==> raven: inputs <==
==> flow/design.v <==
`timescale 1ns/1ps
module ram_single_port(
    input clk,
    input write_en,
    input reset,
    input [6:0] addr,
    input [7:0] data_in,
    output reg [7:0] data_out    
);
integer i;
reg [7:0] memory [63:0];
reg [7:0] temp;
reg [7:0] op_buff;
always@(posedge clk) 
begin
    if (reset == 1'b1)
    begin
        for (i=0;i<64;i=i+1) 
            memory[i] <= 8'h00;
        temp<=8'h00;
    end
    else
    begin
        if (write_en == 1)
        begin
            temp <= data_in;
            memory[addr[5:0]] <= data_in;
        end
        else
        begin
            temp <= memory[addr[5:0]];
            data_out <= memory[addr[5:0]];
        end
    end  
end
endmodule
==> flow/run.sh <==
#!/bin/bash
# the make line also repeats each setting of config.mk as NAME=value (left out here)
make -C /OpenROAD-flow-scripts/flow DESIGN_CONFIG=/design/flow/config.mk WORK_HOME=/design/flow/orfs CLKGATE_MAP_FILE= finish
==> flow/config.mk <==
export PLATFORM = sky130hd
export DESIGN_NAME = ram_single_port
export DESIGN_NICKNAME = ram_single_port
export VERILOG_FILES = /design/flow/design.v
export SDC_FILE = /design/flow/constraint.sdc
export NUM_CORES = 4
export LEC_CHECK = 0
export ABC_AREA = 0
export CAP_MARGIN = 20
export CORE_MARGIN = 5
export CORE_UTILIZATION = 40
export CTS_CLUSTER_DIAMETER = 358
export GPL_TIMING_DRIVEN = 1
export PLACE_DENSITY_LB_ADDON = 0.09
export SLEW_MARGIN = 20
export TNS_END_PERCENT = 45
==> flow/constraint.sdc <==
create_clock -name core_clock -period 2.64 [get_ports {clk}]
set_input_delay 0.5280 -clock core_clock [delete_from_list [all_inputs] [get_ports {clk}]]
set_output_delay 0.5280 -clock core_clock [all_outputs]
set_load 0.01 [all_outputs]
==> maple (differences from raven) <==
CAP_MARGIN = 15   (was 20)
CELL_PAD_IN_SITES_GLOBAL_PLACEMENT = 0   (was default)
CORE_MARGIN = 2   (was 5)
CORE_UTILIZATION = 70   (was 40)
CTS_CLUSTER_DIAMETER = 27   (was 358)
CTS_CLUSTER_SIZE = 36   (was default)
GPL_TIMING_DRIVEN = default   (was 1)
MAX_ROUTING_LAYER = met4   (was default)
MIN_ROUTING_LAYER = met1   (was default)
PLACE_DENSITY_LB_ADDON = default   (was 0.09)
SETUP_SLACK_MARGIN = 0.46   (was default)
SLEW_MARGIN = 10   (was 20)
TNS_END_PERCENT = default   (was 45)
==> flow/constraint.sdc (replaced) <==
create_clock -name core_clock -period 2.0 [get_ports {clk}]
set_input_delay 0.4000 -clock core_clock [delete_from_list [all_inputs] [get_ports {clk}]]
set_output_delay 0.4000 -clock core_clock [all_outputs]
set_load 0.01 [all_outputs]
==> results <==
item	maple	raven
Routed WL per cell	35.7 um	27.0 um
Slowest stage cell on the critical path	sky130_fd_sc_hd__mux4_2	sky130_fd_sc_hd__or4_1
Critical Path Max Stage Delay	570 ps	530 ps
Clock Network Area Fraction	10.8%	6.23%
Sequential portion of the cell area	48.7%	53.7%
Setup repair after global routing missed its margin	yes	no
Proportion of power drawn by the clock network	53.0%	40.8%
Power in combinational cells	2.71 mW	1.70 mW
Number of H-tree levels	3	2
Share of total power in sequential cells	38.8%	50.3%
Sequential cell power	12.9 mW	9.66 mW
Total via count in the routed design	20,000	15,900
Status	finished with violations	complete, no violations
Reasons for failing layout checks	setup timing	-
Setup bufs post-CTS	11	0
Worst Hold Launch	addr[1]	data_in[5]
Gate power share	8.1%	8.9%
Worst setup slack after placement	-718 ps	-235 ps
Number of standard cells in the final layout excluding fillers	2,654	2,853
Total placed instance area	0.0278 mm^2	0.0273 mm^2
Number of warnings in the stage logs	34	27
Worst min-delay path endpoint	data_out[5]$_DFFE_PP_	memory[44][5]$_SDFFCE_PN0P_
Detailed router's first-iteration violation count	3,773	1,350
Hpwl dp	48,700 um	52,700 um
Finished Core Util	93.3%	48.3%
Final net count	2,128	2,047
Final non-clock buffer share	9.62%	8.90%


==> run X <==
RTL: the design.v shown in full above, as it stands there.
==> flow/config.mk <==
export PLATFORM = sky130hd
export DESIGN_NAME = ram_single_port
export DESIGN_NICKNAME = ram_single_port
export VERILOG_FILES = /design/flow/design.v
export SDC_FILE = /design/flow/constraint.sdc
export NUM_CORES = 4
export LEC_CHECK = 0
export CAP_MARGIN = 20
export CORE_MARGIN = 2
export CORE_UTILIZATION = 45
export SETUP_SLACK_MARGIN = 0.03
export SLEW_MARGIN = 20
==> flow/constraint.sdc <==
create_clock -name core_clock -period 3.6 [get_ports {clk}]
set_input_delay 0.7200 -clock core_clock [delete_from_list [all_inputs] [get_ports {clk}]]
set_output_delay 0.7200 -clock core_clock [all_outputs]
set_load 0.01 [all_outputs]
run.sh (not shown) runs the stock make flow with config.mk's settings and CLKGATE_MAP_FILE=.
==> inputs of run G, as changes to run X <==
CORE_UTILIZATION = 72   (was 45)
SETUP_SLACK_MARGIN = -0.2   (was 0.03)
==> flow/constraint.sdc (replaced) <==
create_clock -name core_clock -period 2.0 [get_ports {clk}]
set_input_delay 0.4000 -clock core_clock [delete_from_list [all_inputs] [get_ports {clk}]]
set_output_delay 0.4000 -clock core_clock [all_outputs]
set_load 0.01 [all_outputs]
==> results <==
Run G ran to the end with violations: negative setup slack. Run X passed the timing, design-rule and antenna checks. Synthesized cell count is the same in run X and run G. Between run G and run X, the lower sequential share of layout area is in run G (gap 1.9 points). Utilization: run X is lower than run G (34 points). Against run X, the wire length of run G is larger by about 5.3%. Between run X and run G, the lower critical path depth is in run X (gap 2).


==> v12: inputs <==
// ram_single_port: RTL as listed in full above, without the edits since
==> flow/config.mk <==
export PLATFORM = sky130hd
export DESIGN_NAME = ram_single_port
export DESIGN_NICKNAME = ram_single_port
export VERILOG_FILES = /design/flow/design.v
export SDC_FILE = /design/flow/constraint.sdc
export NUM_CORES = 4
export LEC_CHECK = 0
export CAP_MARGIN = 15
export CORE_MARGIN = 2
export CORE_UTILIZATION = 72
export CTS_CLUSTER_SIZE = 35
export PLACE_DENSITY_LB_ADDON = 0.27
export SETUP_SLACK_MARGIN = 0.61
export SLEW_MARGIN = 20
==> flow/constraint.sdc <==
create_clock -name core_clock -period 2.07 [get_ports {clk}]
set_input_delay 0.4140 -clock core_clock [delete_from_list [all_inputs] [get_ports {clk}]]
set_output_delay 0.4140 -clock core_clock [all_outputs]
set_load 0.01 [all_outputs]
==> v14: changes against v12 <==
Settings changed: CTS_CLUSTER_DIAMETER set to 27, PLACE_DENSITY set to 0.38, PLACE_DENSITY_LB_ADDON 0.27 to not set.
==> v5: changes against v12 <==
Settings changed: ABC_AREA set to 1, CAP_MARGIN 15 to 0, CTS_CLUSTER_DIAMETER set to 233, CTS_CLUSTER_SIZE 35 to 10, HOLD_SLACK_MARGIN set to 0.27, PLACE_DENSITY_LB_ADDON 0.27 to not set, SETUP_SLACK_MARGIN 0.61 to 0.6.
==> flow/constraint.sdc (replaced) <==
create_clock -name core_clock -period 2.0 [get_ports {clk}]
set_input_delay 0.4000 -clock core_clock [delete_from_list [all_inputs] [get_ports {clk}]]
set_output_delay 0.4000 -clock core_clock [all_outputs]
set_load 0.01 [all_outputs]
==> summary of the runs <==
v14 ended with an error in global routing (5_1_grt). v12 finished but failed the layout checks on setup timing. v5 completed without violations.
Of v12 and v5, v12 has the higher clock skew (gap 0.0064 ns).
Against v5, the via count of v12 is lower by 4.8%.
Against v5, the non-clock buffer count of v12 is higher by 105.
Of v12 and v5, v12 has the higher combinational power (gap about 2%, measured against v5).
Between v12 and v5, the lower clock power is in v5 (gap about 5.4%, measured against v5).
In v14 the synthesized cell count is lower than in v5, by 35%.
First-iteration DRC count: v5 is smaller than v12 (28%).
Sequential power is about the same in v12 and v5.
In v5 the final cell count is higher than in v12, by 33%.
Of v12 and v5, v12 has the higher design area (gap 4.1%, measured against v5).
In die size, v14 and v12 do not differ.
==> figures <==
| quantity | v12 | v5 | v14 |
|---|---|---|---|
| Detailed route wirelength on metal3 | 15.5 mm | 8.96 mm | - |
| TritonCTS clock tree | yes | yes | - |
| Die H | 188 µm | 189 µm | 188 µm |
| Total internal power | 18400 µW | 18500 µW | - |
| Inserted tap cell count | 448 | 448 | - |
| Inverter count of the layout excluding clock inverters | 6 | 31 | - |
| Global placer's final weighted congestion | 0.986 | 0.946 | 0.973 |
| Number of OpenROAD warnings | 31 | 32 | - |
| Run status | complete, but fails checks | timing/DRC/antenna clean | did not finish |
| Last stage reached | - | - | global routing (5_1_grt) |
| Violated checks | setup timing | - | - |
| Comb. cell area | 9420 µm² | 9070 µm² | - |
| Number of diodes | 1 | 1 | - |
| Number of stages on the worst hold path | 2 | 3 | - |
| Crit share post-route | 1.16 | 0.818 | - |
| Design Power | 24600 µW | 24400 µW | - |
| Crit end category | register | output pin | - |
| Most instantiated library cell after synthesis | edfxtp_1 | nand2_1 | edfxtp_1 |
| Critical path startpoint | memory[62][6] | data_out[7] | - |
| Number of multi-input combinational cells in the layout | 1155 | 2099 | - |
| Final setup violation count | 4 | 0 | - |
| Startpoint types | register | register | - |
| Top cell area share | 0.642 | 0.634 | 0.642 |
| Setup TNS | -0.676 ns | 0 ns | - |
| Relative contribution of combinational cells to total power | 0.108 | 0.107 | - |


==> inputs of 11-10 <==
Starts from the design.v that is shown in full above.
==> flow/config.mk <==
export PLATFORM = sky130hd
export DESIGN_NAME = ram_single_port
export DESIGN_NICKNAME = ram_single_port
export VERILOG_FILES = /design/flow/design.v
export SDC_FILE = /design/flow/constraint.sdc
export NUM_CORES = 4
export LEC_CHECK = 0
export ABC_AREA = 1
export CAP_MARGIN = 20
export CORE_MARGIN = 2
export CORE_UTILIZATION = 69
export CTS_CLUSTER_SIZE = 98
export SLEW_MARGIN = 20
==> flow/constraint.sdc <==
create_clock -name core_clock -period 6.68 [get_ports {clk}]
set_input_delay 1.3360 -clock core_clock [delete_from_list [all_inputs] [get_ports {clk}]]
set_output_delay 1.3360 -clock core_clock [all_outputs]
set_load 0.01 [all_outputs]
==> inputs of 12-04, as changes to 11-10 <==
ABC_AREA = not set   (was 1)
CORE_UTILIZATION = 35   (was 69)
CTS_CLUSTER_SIZE = not set   (was 98)
==> flow/constraint.sdc (replaced) <==
create_clock -name core_clock -period 3.6 [get_ports {clk}]
set_input_delay 0.7200 -clock core_clock [delete_from_list [all_inputs] [get_ports {clk}]]
set_output_delay 0.7200 -clock core_clock [all_outputs]
set_load 0.01 [all_outputs]
==> insert_results.sql <==
-- flow metrics import
INSERT INTO impl_metrics (metric_group, metric, value, unit) VALUES
('outcome', 'outcome', 'finished clean', ''),
('finish', 'area_growth_from_synthesis_to_layout', '15.39', '%'),
('worst_setup_path', 'critical_path.reg2reg.startpoint', 'memory[42][6]', ''),
('worst_setup_path', 'worstPathCellList', 'buf_4 > clkinv_1 > nor3b_1 > nand2_1 > nor2_1 > or2_2', ''),
('worst_setup_path', 'critical_path.max_fanout', '22', ''),
('finish', 'inv_count', '5', ''),
('worst_setup_path', 'r2r.worst_path.cells', '5', ''),
('drt', 'route.final.wire_length', '71170', 'um'),
('worst_setup_path', 'required', '3.90', 'ns'),
('synthesis', 'summed_instance_area_of_the_synthesized_netlist', '0.02432', 'mm^2'),
('hold_path', 'hp-class', 'in -> reg', ''),
('die', 'number_of_well_taps', '931', ''),
('synthesis', 'compound_gate_portion_of_the_synthesized_area', '8.597', '%'),
('global_route', 'global_route.usage.met1', '27.57', '%');
the above is filed under 12-04

==> insert_results.sql <==
-- flow metrics import
INSERT INTO impl_metrics (metric_group, metric, value, unit) VALUES
('outcome', 'outcome', 'finished clean', ''),
('synthesis', 'synth_cell_type_count', '22', ''),
('worst_setup_path', 'r2r.worst_path.cells', '7', ''),
('synthesis', 'summed_instance_area_of_the_synthesized_netlist', '0.02461', 'mm^2'),
('worst_setup_path', 'critical_path.reg2reg.startpoint', 'memory[16][6]', ''),
('worst_setup_path', 'required', '6.92', 'ns'),
('global_route', 'global_route.usage.met1', '44.55', '%'),
('hold_path', 'worst_hold_startpoint', 'memory[31][6]', ''),
('finish', 'inv_count', '31', ''),
('hold_path', 'holdPathStages', '6', ''),
('hold_path', 'hp-class', 'reg -> reg', ''),
('clock_network', 'tritoncts_clock_tree', 'built', ''),
('finish', 'area_growth_from_synthesis_to_layout', '8.154', '%'),
('worst_setup_path', 'cp_data_arrival_time', '4.49', 'ns'),
('drt', 'route.final.wire_length', '62410', 'um');
the above is filed under 11-10



==> wip/nickel <==
Starts from the design.v that is shown in full above.
export LEC_CHECK = 0
export CAP_MARGIN = 35
export CORE_MARGIN = 2
export CORE_UTILIZATION = 70
export CTS_CLUSTER_DIAMETER = 382
export CTS_CLUSTER_SIZE = 18
export PLACE_DENSITY_LB_ADDON = 0.0
export SETUP_SLACK_MARGIN = 0.79
export SLEW_MARGIN = 20
create_clock -name core_clock -period 2.71 [get_ports {clk}]
==> inputs of wip/tundra, as changes to wip/nickel <==
CAP_MARGIN = 20   (was 35)
CORE_ASPECT_RATIO = 0.77   (was unset)
CORE_UTILIZATION = 47   (was 70)
CTS_CLUSTER_DIAMETER = unset   (was 382)
CTS_CLUSTER_SIZE = 53   (was 18)
GPL_ROUTABILITY_DRIVEN = 0   (was unset)
PLACE_DENSITY_LB_ADDON = unset   (was 0.0)
SETUP_SLACK_MARGIN = unset   (was 0.79)
==> flow/constraint.sdc (replaced) <==
create_clock -name core_clock -period 5.0 [get_ports {clk}]
set_input_delay 1.0000 -clock core_clock [delete_from_list [all_inputs] [get_ports {clk}]]
set_output_delay 1.0000 -clock core_clock [all_outputs]
set_load 0.01 [all_outputs]
==> notes.md <==
Figures from the flow reports.

Setup path:
- STA reports a reg2reg setup slack of 0.61 ns.

Floorplan:
- The total area inside the core boundary comes to 0.0344 mm2.

Timing:
- The run gives the worst hold margin as 0.571 ns.

Hold path:
- The run puts the instance count along the most critical hold path at 4.

Power and ir drop:
- The script computed a power per unit cell area of 553 mW/mm2.
- The run gives the switching power as a share of total power as 23.7%.

Run status:
- The run finished with no timing, DRC or antenna violations.

Layout:
- The run gives the area of the multi-input gates as 0.00944 mm2.
the above is filed under wip/nickel

==> notes.md <==
Figures from the flow reports.

GRT:
- The run gives the met1 track utilization from global routing as 39.3%.

Timing:
- The run gives the worst hold margin as 0.816 ns.

Clocking:
- The run gives the TritonCTS clock tree as yes.

Setup path:
- The run puts the register-to-register setup slack at 2.71 ns.
- Looking at the reg2reg group, the worst path ends at data_out[6].

Layout:
- The run gives the area of the multi-input gates as 0.00806 mm2.

Floorplan:
- The floorplan step defined a core boundary enclosing 0.0513 mm2.

Power and ir drop:
- The run puts the power per cell area at 369 mW/mm2.

Run status:
- The run finished with no timing, DRC or antenna violations.
the above is filed under wip/tundra

No activity file was given, so power comes from the tool's default toggle rates.
